Setup of build 17:
==> flow/design.v (excerpt) <==
module ntt_bfu
(
    input                   clk,
    input                   rstn,
    input  [14-1:0] in1,
    input  [14-1:0] in2,
    input  [14-1:0] gamma,
    input                   op,
    output [14-1:0] out1,
    output [14-1:0] out2
);
bfu_v1 bfu1(.clk(clk), .rstn(rstn), .in1(in1), .in2(in2),
            .gamma(gamma), .op(op), .p('d12289), ._p('d1073729535), .mu('d922759167),
            .out1(out1), .out2(out2));
endmodule
For scale: roughly 2700 cells after synthesis, about 530 flip-flops, roughly 73 I/O pins.
clock: 3.5 ns
lec_check: 0
cap_margin: 40
cell_pad_in_sites_detail_placement: 0
core_margin: 2
core_utilization: 70
cts_cluster_diameter: 48
cts_cluster_size: 56
gpl_timing_driven: 1
hold_slack_margin: -0.05
max_routing_layer: met4
place_density_lb_addon: 0.0
setup_slack_margin: 0.1
slew_margin: 20
tns_end_percent: 40
run.sh (not shown) runs the stock make flow with config.mk's settings and CLKGATE_MAP_FILE=.
Tool error GRT-0232 stopped build 17 during global routing; no final results.
Modified inputs, build 2 compared to build 17
- CORE_UTILIZATION: 70 -> 57
- SETUP_SLACK_MARGIN: 0.1 -> 0.68
- PLACE_DENSITY_LB_ADDON: 0.0 -> 0.1
- the clock period (ns, I/O delays scaled along): 3.5 -> 2.38
==> comparison <==
When build 2 is set beside build 17, its total die size turns out to be 22% larger.
Detailed-placement wirelength estimate down about 5% in build 2 wrt build 17
Build 2 vs build 17: routability congestion estimate from global placement down
Ran to the end and failed final checks on negative setup slack: build 2.
From build 17 to build 2 the numbers moved as follows: initial cell density of the core lost 13 points, number of placed instances, taps included grew by 6.2%, standard-cell row count saw an increase.
Compared with build 17, number of setup buffers added after CTS in build 2 decreased by more than 10%.

========
Setup of run 1:
ntt_bfu again, from the RTL that the note above started with.
export LEC_CHECK = 0
export CAP_MARGIN = 40
export CORE_MARGIN = 3
export CORE_UTILIZATION = 34
export CTS_CLUSTER_DIAMETER = 61
export CTS_CLUSTER_SIZE = 35
export GPL_ROUTABILITY_DRIVEN = 0
export GPL_TIMING_DRIVEN = 1
export HOLD_SLACK_MARGIN = 0.16
export PLACE_DENSITY_LB_ADDON = 0.02
export SLEW_MARGIN = 20
create_clock -name core_clock -period 10.5 [get_ports {clk}]
Input changes introduced in run 2 (baseline for comparison: run 1):
Settings: a deleted CTS_CLUSTER_DIAMETER that had been 61; a deleted GPL_TIMING_DRIVEN that had been 1; a deleted GPL_ROUTABILITY_DRIVEN that had been 0; an added PLACE_DENSITY of 0.6; a change of CORE_MARGIN from 3 to 2; a change of CORE_UTILIZATION from 34 to 70; a change of CAP_MARGIN from 40 to 20; a deleted PLACE_DENSITY_LB_ADDON that had been 0.02; a deleted HOLD_SLACK_MARGIN that had been 0.16; a change of the clock period (ns, I/O delays scaled along) from 10.5 to 5.89.
### Flow results
Status run 2: flow complete, layout not clean - negative setup slack. From run 1 to run 2 the numbers moved as follows: setup slack now smaller; total die area now smaller; total number of vias now larger. Comparing run 2 against run 1, there is no change at all in depth of the CTS H-tree. Post-synthesis to final-layout area growth (run 2 over run 1): increase, 4.6 points. The run showing the smaller total routed wirelength is run 1.
#### Input delta (run 3 over run 2)
Settings: CORE_UTILIZATION: 70 -> 72; SETUP_SLACK_MARGIN: unset -> 0.85; HOLD_SLACK_MARGIN: unset -> -0.09.
Not one of run 3 and run 2 finished clean. For the hold slack, run 3 came in 7.2 ps lower than run 2 did. Between run 3 and run 2, the die width is higher for run 2. The global-route usage over all layers number comes out lower for run 2 vs run 3. Distinct cell type count after synthesis came out exactly the same in run 3 and run 2. Going from run 2 to run 3, number of global-route vias before repair grew by a few percent. Run 2 → run 3: die size down 2.7%, maximum fanout along the worst path down 5.
The following lists how run 4 was set up differently from run 3:
Settings: removing CTS_CLUSTER_SIZE (formerly 35); removing HOLD_SLACK_MARGIN (formerly -0.09); changing CORE_UTILIZATION from 72 to 26; removing SETUP_SLACK_MARGIN (formerly 0.85); changing the clock period (ns, I/O delays scaled along) from 5.89 to 9.51.
Notes after the runs:
Across run 3 and run 4, a clean result was obtained everywhere but in run 3. Run 3 finished every stage; the final checks, however, were not passed, the failures being negative setup slack. Going from run 3 to run 4, the post-cts resize count was found to have gone down by 297. The core of run 4 is less densely filled than that of run 3. Run 4 ended up with a higher pin count of the biggest net entering global routing than run 3 did. Per the comparison of run 4 with run 3, filler-free cell count of the finished design climbed 749; post-CTS setup buffer count dropped 63; register-to-register slack climbed 2560 ps. Run 3 -> run 4: standard cell area after detailed placement flat. Changes observed in run 4 relative to run 3: design area fell by 0.0021 mm2.
> inputs changed (run 4 -> run 5)
Settings: an added ABC_AREA of 1; an added CTS_CLUSTER_SIZE of 100; an added CTS_CLUSTER_DIAMETER of 400; a change of CORE_UTILIZATION from 26 to 72; a change of the clock period (ns, I/O delays scaled along) from 9.51 to 3.56.
==> comparison <==
- Run 5 failed in global routing with GRT-0116.
- Going from run 4 to run 5, core footprint shrank by more than half.
- Run 4 → run 5: portion of the post-synthesis area used by sequential elements went down by 1.4 points; final weighted congestion in routability-driven placement went up by about 11%; post-placement cell area went up by about 14%.
- Run 5 vs. run 4: cell count in the Yosys report moved up, count of cells resized by post-cts repair moved up, summed standard-cell area reported by yosys moved up.
- Compared run 5 vs run 4, and synthesized cell count is up in run 5.
- [run 5] post-CTS setup-driven buffer insertion count rose 146 relative to run 4
- Run 5 reports a lower floorplan die width than run 4 does.
